// sig_16_hw
module sig_16_hw #(parameter K=16,DWIDTH=32,EXPONENT_WIDTH=8, BIAS=8'd127)(input [DWIDTH-1:0] x_in,input clk,start,rst,output reg valid, output [DWIDTH-1:0] y_out);
For scale: ~68 I/O pins, roughly 16000 um^2 of cells after synthesis.
export LEC_CHECK = 0
export ABC_AREA = 1
export CAP_MARGIN = 20
export CELL_PAD_IN_SITES_DETAIL_PLACEMENT = 1
export CORE_ASPECT_RATIO = 0.81
export CORE_MARGIN = 7
export CORE_UTILIZATION = 35
export CTS_CLUSTER_DIAMETER = 51
export CTS_CLUSTER_SIZE = 77
export GPL_ROUTABILITY_DRIVEN = 0
export GPL_TIMING_DRIVEN = 0
export MAX_ROUTING_LAYER = met4
export PLACE_DENSITY_LB_ADDON = 0.09
export SETUP_SLACK_MARGIN = -0.55
export SLEW_MARGIN = 0
export TNS_END_PERCENT = 25
create_clock -name core_clock -period 7.8 [get_ports {clk}]
run.sh (not shown) runs the stock make flow with config.mk's settings and CLKGATE_MAP_FILE=.
==> next run, changes <==
- CELL_PAD_IN_SITES_DETAIL_PLACEMENT: 1 -> default
- CORE_ASPECT_RATIO: 0.81 -> default
- CORE_MARGIN: 7 -> 2
- CORE_UTILIZATION: 35 -> 72
- CTS_CLUSTER_DIAMETER: 51 -> default
- CTS_CLUSTER_SIZE: 77 -> default
- GPL_ROUTABILITY_DRIVEN: 0 -> default
- GPL_TIMING_DRIVEN: 0 -> default
- MAX_ROUTING_LAYER: met4 -> default
- PLACE_DENSITY: default -> 0.6
- PLACE_DENSITY_LB_ADDON: 0.09 -> default
- SETUP_SLACK_MARGIN: -0.55 -> default
- SLEW_MARGIN: 0 -> 20
- TNS_END_PERCENT: 25 -> default
- clock period: 7.8 -> 12.6 ns (I/O delays scaled with it)
The changed run finished with timing, DRC and antenna clean.
Sequential share of layout area increases by 1.4 points.
Via count came out higher by 2.2%.
Utilization goes up by 40 points.
Sequential power drops by 38%.
Maximum frequency shrinks by 5.3%.
Synthesized area does not change.
Setup slack gains 4.4 ns.
Wire length drops by 14%.
Hold slack is better by 0.0058 ns.
Cell area fell by 4.5%.

========
== JK ==
Starting RTL as in the previous note.
==> flow/design.v (excerpt) <==
module sig_16_hw #(parameter K=16,DWIDTH=32,EXPONENT_WIDTH=8, BIAS=8'd127)(input [DWIDTH-1:0] x_in,input clk,start,rst,output reg valid, output [DWIDTH-1:0] y_out);
clock: 6.87 ns
lec_check: 0
cap_margin: 20
cell_pad_in_sites_detail_placement: 0
core_margin: 2
core_utilization: 68
gpl_routability_driven: 0
gpl_timing_driven: 1
max_routing_layer: met4
place_density_lb_addon: 0.02
setup_slack_margin: 0.1
slew_margin: 20
tns_end_percent: 50
> inputs changed (JK -> MS)
- putting ABC_AREA at 1 where nothing was set
- putting CTS_CLUSTER_DIAMETER at 189 where nothing was set
- swapping 6.87 for 5.43 in the clock period (ns, I/O delays scaled along)
Findings:
| MS | all stages done | FAIL | negative setup slack |. JK ended up with subtractor_neg_2nd.final_mantissa[15]$_SDFFE_PP0P_ as its capture point of the worst path; MS ended up with subtractor_neg_2nd.final_mantissa[21]$_SDFFE_PP0P_. Compared with JK, MS shows largest net degree at the start of global routing higher by 15. Run comparison: MS critical path startpoint subtractor_neg_2nd.b_exp[1]$_DFFE_PP_; JK critical path startpoint subtractor_neg_2nd.b_exp[2]$_DFFE_PP_. Clock share of power on MS is down relative to JK. Compared with JK, detailed-routing wirelength on met1 in MS decreased by a few percent. When MS is set beside JK, its reported combinational group power turns out to be 85% larger. Looking at overall track demand over capacity in global routing, MS sits below JK. Between JK and MS, power spent charging and discharging nets increased.

========
## run A
sig_16_hw again, from the RTL that the note above started with.
Settings: LEC_CHECK=0, CAP_MARGIN=20, CORE_MARGIN=2, CORE_UTILIZATION=40, PLACE_DENSITY=0.6, SLEW_MARGIN=20; clock period 7.91 ns.
### run A -> run B
--- a/flow/config.mk
+++ b/flow/config.mk
@@ -9,4 +9,3 @@
 export CORE_MARGIN = 2
-export CORE_UTILIZATION = 40
-export PLACE_DENSITY = 0.6
+export CORE_UTILIZATION = 60
 export SLEW_MARGIN = 20
==> flow/constraint.sdc <==
create_clock -name core_clock -period 4.56 [get_ports {clk}]
set_input_delay 0.9120 -clock core_clock [delete_from_list [all_inputs] [get_ports {clk}]]
set_output_delay 0.9120 -clock core_clock [all_outputs]
set_load 0.01 [all_outputs]
### Flow results
Ran to the end and failed final checks on setup timing: run B. Share of the clock period used by the worst path after layout, run A and run B, lower one = run A. Run B vs run A, delay of the slowest critical-path stage went up by 0.17 ns. The final reports for run B and run A show switching power summed over all nets higher in the former. Against run A, run B reports a non-clock buffer count that is higher. In run B relative to run A, depth of the critical timing path with buffers and inverters included had gone up by a few percent. Total vias in the final route grows by more than 10% when moving from run A to run B. Run B packs its core more tightly than run A.
Inputs modified between run B and run C:
--- a/flow/config.mk
+++ b/flow/config.mk
@@ -9,3 +9,5 @@
 export CORE_MARGIN = 2
-export CORE_UTILIZATION = 60
+export CORE_UTILIZATION = 40
+export GPL_ROUTABILITY_DRIVEN = 0
+export GPL_TIMING_DRIVEN = 0
 export SLEW_MARGIN = 20
==> flow/constraint.sdc <==
create_clock -name core_clock -period 10.0 [get_ports {clk}]
set_input_delay 2.0000 -clock core_clock [delete_from_list [all_inputs] [get_ports {clk}]]
set_output_delay 2.0000 -clock core_clock [all_outputs]
set_load 0.01 [all_outputs]
--- outcome ---
Per the final summary, run C finished and its layout is clean on timing, DRC and antenna.
Looking at post-place setup slack across both flows, run C is the stronger of the two, with run B trailing.
Between run C and run B, the post-CTS setup-driven buffer insertion count is higher for run B.
Run B has lower switching part of the total than run C.
Setup WNS run B -> run C: better
> inputs changed (run C -> run D)
--- a/flow/config.mk
+++ b/flow/config.mk
@@ -7,7 +7,7 @@
 export LEC_CHECK = 0
+export ABC_AREA = 1
 export CAP_MARGIN = 20
 export CORE_MARGIN = 2
-export CORE_UTILIZATION = 40
-export GPL_ROUTABILITY_DRIVEN = 0
-export GPL_TIMING_DRIVEN = 0
+export CORE_UTILIZATION = 68
+export SETUP_SLACK_MARGIN = 1.71
 export SLEW_MARGIN = 20
==> flow/constraint.sdc <==
create_clock -name core_clock -period 5.93 [get_ports {clk}]
set_input_delay 1.1860 -clock core_clock [delete_from_list [all_inputs] [get_ports {clk}]]
set_output_delay 1.1860 -clock core_clock [all_outputs]
set_load 0.01 [all_outputs]
==> results <==
- Of run C and run D, only run C finishes the flow clean.
- Taking run D over run C, the detail-routed via count per cell ratio works out to 1.06.
- Changes observed in run D relative to run C: area of the core region fell about 40%; count of instantiated cells in the yosys netlist moved up; worst slack at placement decreased 2.57 ns; number of resized instances in the post-cts repair step increased by 120 relative to the old numbers.
- Run D has post-route clock period utilization above what run C had.
- Row post-synthesis sequential area ratio: run D lower / run C higher
- Going from run C to run D, setup fix buffers added after clock tree synthesis went up 46, multi-input logic portion of the cell area shows a reduction of 1.8 points, final critical-path required period fell by 1.38 ns.

========
sig_16_hw again, from the RTL that the note above started with.
// sig_16_hw
module sig_16_hw #(parameter K=16,DWIDTH=32,EXPONENT_WIDTH=8, BIAS=8'd127)(input [DWIDTH-1:0] x_in,input clk,start,rst,output reg valid, output [DWIDTH-1:0] y_out);
Settings: LEC_CHECK=0, ABC_AREA=0, CAP_MARGIN=20, CORE_MARGIN=2, CORE_UTILIZATION=40, CTS_CLUSTER_DIAMETER=191, GPL_ROUTABILITY_DRIVEN=0, GPL_TIMING_DRIVEN=0, MAX_ROUTING_LAYER=met4, PLACE_DENSITY_LB_ADDON=0.17, SETUP_SLACK_MARGIN=2.48, SLEW_MARGIN=20; clock period 10.0 ns.
Change:
- ABC_AREA: 0 -> default
- CORE_UTILIZATION: 40 -> 72
- CTS_CLUSTER_DIAMETER: 191 -> default
- GPL_ROUTABILITY_DRIVEN: 0 -> default
- GPL_TIMING_DRIVEN: 0 -> default
- MAX_ROUTING_LAYER: met4 -> default
- PLACE_DENSITY: default -> 0.65
- PLACE_DENSITY_LB_ADDON: 0.17 -> default
- SETUP_SLACK_MARGIN: 2.48 -> default
- clock period: 10.0 -> 5.72 ns (I/O delays scaled with it)
This time the run completed, yet does not pass: setup timing.
Clock skew rises by 0.0050 ns.
Power rises by 63%.
Final area rises by 0.86%.
Die size falls by 44%.
Change:
- ABC_AREA: default -> 1
- CORE_UTILIZATION: 72 -> 66
- CTS_CLUSTER_DIAMETER: default -> 228
- PLACE_DENSITY: 0.65 -> 0.6
- clock period: 5.72 -> 5.01 ns (I/O delays scaled with it)
The new run produced a layout that fails on setup timing.
Synthesized area increases by 0.45%.
Clock power came out higher by 25%.
Critical path depth goes up by 6.
Combinational power climbs by 74%.
Total power increases by 30%.
Sequential share of layout area decreases by 2.5 points.
Worst hold slack degrades by 0.026 ns.
Change:
- ABC_AREA: 1 -> default
- CORE_UTILIZATION: 66 -> 40
- CTS_CLUSTER_DIAMETER: 228 -> default
- SETUP_SLACK_MARGIN: default -> -0.7
- clock period: 5.01 -> 7.91 ns (I/O delays scaled with it)
The new run ran to the end with no violations; power falls by about 43%; design area falls by 11%; utilization falls by 38 points; hold slack improves by 0.021 ns; cell count falls by 15%; via count falls by 22%; clock-buffer cell count falls by 3; die size rises by 62%; clock skew stays flat; global-route usage falls by 16 points; area after synthesis falls by about 0.44%.

========
sig_16_hw again, from the RTL that the note above started with.
Settings: LEC_CHECK=0, CAP_MARGIN=20, CORE_ASPECT_RATIO=0.9, CORE_MARGIN=2, CORE_UTILIZATION=72, CTS_CLUSTER_DIAMETER=27, CTS_CLUSTER_SIZE=14, MAX_ROUTING_LAYER=met4, PLACE_DENSITY_LB_ADDON=0.2, SETUP_SLACK_MARGIN=1.87, SLEW_MARGIN=20; clock period 7.38 ns.
The starting point failed in 5_1_grt.
==> next run, changes <==
CORE_ASPECT_RATIO = default   (was 0.9)
CORE_UTILIZATION = 40   (was 72)
CTS_CLUSTER_DIAMETER = default   (was 27)
CTS_CLUSTER_SIZE = default   (was 14)
MAX_ROUTING_LAYER = default   (was met4)
PLACE_DENSITY = 0.6   (was default)
PLACE_DENSITY_LB_ADDON = default   (was 0.2)
SETUP_SLACK_MARGIN = default   (was 1.87)
clock period = 10.0 ns   (was 7.38 ns; I/O delays follow)
=> This time the run finished clean. Synthesized area does not change. Synthesized cell count does not change. Die size came out higher by 78%.
==> next run, changes <==
ABC_AREA = 1   (was default)
CORE_UTILIZATION = 72   (was 40)
PLACE_DENSITY = 0.66   (was 0.6)
clock period = 5.27 ns   (was 10.0 ns; I/O delays follow)
Now the flow completed and failed the layout checks on setup timing.
Design area grows by a little under a tenth.
Power rises by well over a third.
Critical path depth rises by 12.
Final cell count grows by roughly a tenth.
==> next run, changes <==
PLACE_DENSITY = 0.35   (was 0.66)
clock period = 4.77 ns   (was 5.27 ns; I/O delays follow)
What happened: The new run finished but failed the layout checks on setup timing. Area after synthesis is unchanged. Cell area rises slightly. Die area stays the same. Wire length goes up slightly.

========
Starting RTL as in the previous note.
==> flow/design.v (excerpt) <==
module sig_16_hw #(parameter K=16,DWIDTH=32,EXPONENT_WIDTH=8, BIAS=8'd127)(input [DWIDTH-1:0] x_in,input clk,start,rst,output reg valid, output [DWIDTH-1:0] y_out);
wire [EXPONENT_WIDTH-1:0] exp_wo_bias,exp_wo_bias_1st;									
wire [K-1:0] c_out;
wire [DWIDTH-1:0] rm_data,rm_pos_1,rm_neg_1;
wire [9:0] cmp_ip,c1_in2,c2_in2,c3_in2,c4_in2,c5_in2,c6_in2,c7_in2,c8_in2,c9_in2,c10_in2,c11_in2,c12_in2,c13_in2,c14_in2,c15_in2,c16_in2;			 
wire cmp_op;
reg x_gre_3,x_neg_pos,x_sp_case,x_sp_case_2nd;
reg x_neg_pos_1st,x_neg_pos_2nd;
reg x_gre_3_2nd;
reg ip_adder_ready;
wire x_gre_3_1st;
wire [$clog2(K)-1:0] pe_addr;
wire [1:0] sp_addr;
wire sp_case;
wire [DWIDTH-1:0] sp_data,rm_neg_calculate_data,rm_neg_data;
wire [EXPONENT_WIDTH+4:0] cmp_ip_1st;
wire [DWIDTH-1:0] rm_neg_05,rm_pos_05;
wire valid_sub_1st,valid_sub_2nd;
reg start_ip;
reg [DWIDTH-1:0] x;
parameter IDLE_WAIT=3'd0,START=3'd1,ADD_WAIT=3'd2,WAIT_1=3'd3,WAIT_2=3'd4,DONE=3'd5;
reg [2:0] present_state, next_state;
wire adder_rst;
assign exp_wo_bias_1st= (x[DWIDTH-2:DWIDTH-EXPONENT_WIDTH-1] - BIAS);							 
assign exp_wo_bias= exp_wo_bias_1st[EXPONENT_WIDTH-1]?(~(exp_wo_bias_1st)+1'b1):(exp_wo_bias_1st);		
assign cmp_ip_1st= exp_wo_bias_1st[EXPONENT_WIDTH-1]?({3'b000,{1'b1,x[DWIDTH-EXPONENT_WIDTH-2:DWIDTH-EXPONENT_WIDTH-11]}>>exp_wo_bias}):(({3'b001,x[DWIDTH-EXPONENT_WIDTH-2:DWIDTH-EXPONENT_WIDTH-11]})<<exp_wo_bias);																																																												  
assign cmp_ip = cmp_ip_1st[EXPONENT_WIDTH+4:3];
assign rm_pos_1=32'b00111111100000000000000000000000;
assign rm_neg_1=32'b00000000000000000000000000000000;
assign rm_neg_05=32'b10111111000000000000000000000000;  
assign rm_pos_05=32'b00111111000000000000000000000000;  
assign y_out=(valid)?(x_sp_case)?sp_data:(x_neg_pos)?(~x_gre_3)?rm_neg_data:rm_neg_1:(~x_gre_3)?rm_data:rm_pos_1:32'h00000000;	 
assign c1_in2 = 10'b0000100101;		 
assign c2_in2 = 10'b0001001010;		 
assign c3_in2 = 10'b0001110000;		 
assign c4_in2 = 10'b0010010101;		 
assign c5_in2 = 10'b0010111011;		 
assign c6_in2 = 10'b0011100000;		 
assign c7_in2 = 10'b0100000110;		 
assign c8_in2 = 10'b0100101011;		 
assign c9_in2 = 10'b0101010001;		 
assign c10_in2 = 10'b0101110111;	 
assign c11_in2 = 10'b0110011110;	 
  ...
clock: 11.4 ns
lec_check: 0
abc_area: 1
cap_margin: 20
cell_pad_in_sites_detail_placement: 1
core_aspect_ratio: 0.81
core_margin: 9
core_utilization: 35
cts_cluster_diameter: 52
cts_cluster_size: 77
gpl_routability_driven: 0
gpl_timing_driven: 0
max_routing_layer: met4
place_density_lb_addon: 0.09
slew_margin: 20
tns_end_percent: 85
Edit:
Settings changed: ABC_AREA 1 to unset, CORE_MARGIN 9 to 8, CTS_CLUSTER_SIZE 77 to unset, GPL_TIMING_DRIVEN 0 to 1, TNS_END_PERCENT 85 to 35.
Outcome: Final cell count fell by 17%; routed wire length fell by 0.45%; total power fell by 6.8%; sequential power fell by 2.7%; via count fell by 7.4%; worst hold slack gets better by 0.021 ns; worst setup slack gets worse by 1.0 ns; final area fell by 1.9%.
Edit:
Settings changed: ABC_AREA set to 1, CELL_PAD_IN_SITES_DETAIL_PLACEMENT 1 to unset, CORE_ASPECT_RATIO 0.81 to unset, CORE_MARGIN 8 to 2, CORE_UTILIZATION 35 to 62, CTS_CLUSTER_DIAMETER 52 to unset, GPL_ROUTABILITY_DRIVEN 0 to unset, GPL_TIMING_DRIVEN 1 to unset, MAX_ROUTING_LAYER met4 to unset, PLACE_DENSITY set to 0.6, PLACE_DENSITY_LB_ADDON 0.09 to unset, SETUP_SLACK_MARGIN set to 0.47, TNS_END_PERCENT 35 to unset.
Clock period 11.4 ns to 4.4 ns, I/O delays scaled along.
The new run ran to the end with violations: negative setup slack. Worst setup slack loses 4.9 ns. Global-route usage grows by 17 points. Sequential cell count does not change. Utilization climbs by 44 points. Total power rises to 2.7 times its value. Via count is higher by about 25%. Clock skew came out higher by 0.027 ns. Area after synthesis climbs by 0.45%. Clock-buffer cell count goes down by 1. Synthesized cell count rises by about 23%. Cell count climbs by about 18%.
Edit:
Settings changed: CORE_UTILIZATION 62 to 72, CTS_CLUSTER_SIZE set to 10, PLACE_DENSITY 0.6 to 0.38, SETUP_SLACK_MARGIN 0.47 to unset, TNS_END_PERCENT set to 5.
Clock period 4.4 ns to 4.47 ns, I/O delays scaled along.
The changed run did not get past global routing.
Synthesized cell count stays the same.
Die size shrinks by roughly a tenth.
Area after synthesis does not change.
Edit:
Settings changed: CAP_MARGIN 20 to 0, CTS_CLUSTER_DIAMETER set to 355, CTS_CLUSTER_SIZE 10 to unset, HOLD_SLACK_MARGIN set to -0.1, PLACE_DENSITY 0.38 to 0.65, TNS_END_PERCENT 5 to unset.
Clock period 4.47 ns to 5.43 ns, I/O delays scaled along.
With this change the flow completed and failed the layout checks on negative setup slack.
Die area stays the same.
Area after synthesis stays the same.
Synthesized cell count is unchanged.
Power is estimated from default activity; no workload was simulated.
